## lane 1
==> flow/design.v <==
module InputProcessor (
    input clk,               
    input [2:0] switches,    
    input confirm_key1,       
input confirm_key2,
    input reset_key,       
    output reg [2:0] column, 
    output reg confirm1,       
output reg confirm2,
    output reg reset        
);
    always @(posedge clk) begin
        column <= switches; 
    end
    always @(posedge clk) begin
        confirm1 <= !confirm_key1; 
	confirm2 <= !confirm_key2;
        reset <= !reset_key;      
    end
endmodule
module gameLogic(
    input clk,
    input reset,
    input [2:0] column,
    input player,
    input confirm_move,
    output reg [1:0] win,
    output reg [1:0] winner
);
    reg [83:0] grid;
    reg [83:0] grid_next;
    reg token_placed;
    reg confirm_prev;
    reg [1:0] win_next;
    wire [1:0] token = player ? 2'b01 : 2'b10;
    wire place = confirm_move && !confirm_prev;
    integer i, j;
function automatic [1:0] checkWin(input [83:0] g, input [1:0] playerToken);
    integer col, row, count, i;
begin
    checkWin = 2'b00;
    for (row = 0; row < 6; row = row + 1) begin
        count = 0;
        for (col = 0; col < 7; col = col + 1) begin
            if (g[(col*6+row)*2 +: 2] == playerToken) begin
                count = count + 1;
                if (count == 4) begin
                    checkWin = 2'b01;
                end
            end else count = 0;
        end
    end
    for (col = 0; col < 7; col = col + 1) begin
        count = 0;
        for (row = 0; row < 6; row = row + 1) begin
            if (g[(col*6+row)*2 +: 2] == playerToken) begin
                count = count + 1;
                if (count == 4) begin
                    checkWin = 2'b01;
                end
            end else count = 0;
        end
    end
    for (row = 0; row < 3; row = row + 1) begin
        for (col = 0; col < 4; col = col + 1) begin
            count = 0;
            for (i = 0; i < 4; i = i + 1) begin
                if (g[((col+i)*6+(row+i))*2 +: 2] == playerToken) begin
                    count = count + 1;
                    if (count == 4) begin
                        checkWin = 2'b01;
                    end
                end else count = 0;
            end
        end
    end
    for (row = 3; row < 6; row = row + 1) begin
        for (col = 0; col < 4; col = col + 1) begin
            count = 0;
            for (i = 0; i < 4; i = i + 1) begin
                if (g[((col+i)*6+(row-i))*2 +: 2] == playerToken) begin
                    count = count + 1;
                    if (count == 4) begin
                        checkWin = 2'b01;
                    end
                end else count = 0;
            end
        end
    end
end
endfunction
    always @* begin
        grid_next = grid;
        token_placed = 0;
        for (i = 0; i < 7; i = i + 1) begin
            if (column == i) begin
                for (j = 0; j < 6; j = j + 1) begin
                    if (!token_placed && grid[(i*6+j)*2 +: 2] == 2'b00) begin
                        grid_next[(i*6+j)*2 +: 2] = token;
                        token_placed = 1;
                    end
                end
            end
        end
        win_next = checkWin(grid_next, token);
    end
    always @(posedge clk) begin
        confirm_prev <= confirm_move;
    end
    always @(posedge clk or posedge reset) begin
        if (reset) begin
            grid <= 84'd0;
            win <= 2'b00;
            winner <= 2'b00;
        end else if (place && token_placed) begin
            grid <= grid_next;
            win <= win_next;
            winner <= win_next[0] ? token : 2'b00;
        end
    end
endmodule
module control(
    input clk,                 
    input reset,               
    input [2:0] column_select, 
    input confirm_move1,
    input confirm_move2,       
    output reg [1:0] current_player, 
    output reg game_over,      
	 output [1:0] winner
);
    parameter IDLE_STATE = 3'b000,
              PLAYER1_TURN = 3'b001,
              PLAYER2_TURN = 3'b010,
              CHECK_MOVE = 3'b011,
				  win_state = 3'b100;
    reg [2:0] state; 
wire confirm_move = (current_player==2'b01)?confirm_move1:confirm_move2;
    wire [1:0]win;
    gameLogic game_logic(
        .clk(clk),
        .reset(reset),
        .column(column_select),
        .player(current_player == 2'b01), 
        .confirm_move(confirm_move),
        .win(win),
		  .winner(winner)
    );
    always @(posedge clk or posedge reset) begin
        if (reset) begin
            state <= IDLE_STATE;
            current_player <= 2'b01;  
            game_over <= 0;
        end
        else begin
            case (state)
                IDLE_STATE: begin
                    if (confirm_move) begin
                        state <= CHECK_MOVE;
                    end
                end
                PLAYER1_TURN: begin
                    if (confirm_move) begin
                        state <= CHECK_MOVE;
                    end
                end
                PLAYER2_TURN: begin
                    if (confirm_move) begin
                        state <= CHECK_MOVE;
                    end
                end
                CHECK_MOVE: begin
                    if (win) begin
                        state <= win_state; 
                    end else begin
                        current_player <= (current_player == 2'b01) ? 2'b10 : 2'b01;
                        state <= (current_player == 2'b01) ? PLAYER1_TURN : PLAYER2_TURN;
                    end
                end
					 win_state: begin
					 game_over <= 1; 
					 end
                default: state <= IDLE_STATE;
            endcase
        end
    end
endmodule
module TopLevelModule(
    input clk,                    
    input [2:0] switches,        
    input confirm_key1,   
input confirm_key2,     
    input reset_key,            
    output [1:0] player_led,     
    output [1:0] winner_led           
);
    wire [2:0] column_select;
    wire confirm_move1;
wire confirm_move2;
    wire reset_game;
    wire [1:0] current_player;
    wire game_over;
    InputProcessor input_proc(
        .clk(clk),
        .switches(switches),
        .confirm_key1(confirm_key1),
        .confirm_key2(confirm_key2),
        .reset_key(reset_key),
        .column(column_select),
        .confirm1(confirm_move1),
.confirm2(confirm_move2),
        .reset(reset_game)
    );
    control control_unit(
        .clk(clk),
        .reset(reset_game),
        .column_select(column_select),
        .confirm_move1(confirm_move1),
        .confirm_move2(confirm_move2),
        .current_player(current_player),
        .game_over(game_over), .winner(winner_led)
    );
    assign player_led = current_player;
endmodule
clock: 4.41 ns
lec_check: 0
abc_area: 1
cap_margin: 20
core_margin: 2
core_utilization: 72
cts_cluster_diameter: 362
cts_cluster_size: 28
place_density: 0.66
setup_slack_margin: 1.28
slew_margin: 20
run.sh (not shown) runs the stock make flow with config.mk's settings and CLKGATE_MAP_FILE=.
Lane 1 failed in 5_1_grt with GRT-0232.
Modified inputs, lane 2 compared to lane 1
Settings: CTS_CLUSTER_DIAMETER: 362 -> 46; CTS_CLUSTER_SIZE: 28 -> 73; SETUP_SLACK_MARGIN: 1.28 -> -0.26; the clock period (ns, I/O delays scaled along): 4.41 -> 3.95.
--- outcome ---
- Stage in which a tool error killed lane 2: 4_1_cts.
- Area fraction in full adders, half adders and majority gates came out exactly the same in lane 1 and lane 2.
- Relative to lane 1, the number of cells after detailed placement measured on lane 2 has increased by more than 10%.
- Re number of synthesized register bits: no difference whatsoever between lane 2 and lane 1.
- Lane 2 vs. lane 1: worst slack at placement decreased by 620 ps relative to the old numbers, fraction of the mapped netlist area in simple logic gates roughly the same, total cell area at the placement stage rose by 11%.
--- input diff lane 2..lane 3 ---
Settings: a deleted PLACE_DENSITY that had been 0.66; a deleted CTS_CLUSTER_DIAMETER that had been 46; a deleted ABC_AREA that had been 1; a deleted SETUP_SLACK_MARGIN that had been -0.26; a change of CORE_UTILIZATION from 72 to 16; a deleted CTS_CLUSTER_SIZE that had been 73; a change of the clock period (ns, I/O delays scaled along) from 3.95 to 13.4.
Notes after the runs:
Lane 3 | status: complete | timing, DRC, antenna: pass
Compare lane 3 and lane 2 | register share after synthesis higher: lane 3
Compared with lane 2, in lane 3 count of state elements after synthesis flat, AND-OR/OR-AND share of the synthesized area rose by 13 points, core utilization before placement now smaller, post-detailed-placement cell area decreased 10%.
Row chip area line of the yosys report: lane 3 lower / lane 2 higher
Of lane 3 and lane 2, lane 2 shows the higher simple-gate share of the synthesized area, with lane 3 below it.
Compared with lane 2, lane 3 shows a higher placement row count.
Compared with lane 2, lane 3 shows a lower floorplan net count.
~same post-synthesis xor/xnor area fraction in lane 3 and lane 2
A dominant kind of combinational cell of AND-OR/OR-AND gates is what lane 3 shows, while simple AND/OR/NAND/NOR gates belongs to lane 2.
The following lists how lane 4 was set up differently from lane 3:
Settings: swapping 16 for 70 in CORE_UTILIZATION; swapping 13.4 for 8.22 in the clock period (ns, I/O delays scaled along).
### Flow results
- Global-route wire length before repair, lane 4 and lane 3, higher one = lane 4.
- [lane 4] finished layout cell area fell about 8% relative to lane 3
- Summary: with lane 3 as the reference, iteration-0 DRC count of the detailed router in lane 4 moved up by more than 100%.
- Per the comparison of lane 4 with lane 3, area growth from synthesis to layout fell by 8.9 points, clock skew rose by 4.4 ps.
- Lane 3 was routed with fewer vias than lane 4.
- Compared with lane 3, in lane 4 total track usage climbed 36 points, utilization climbed 57 points.
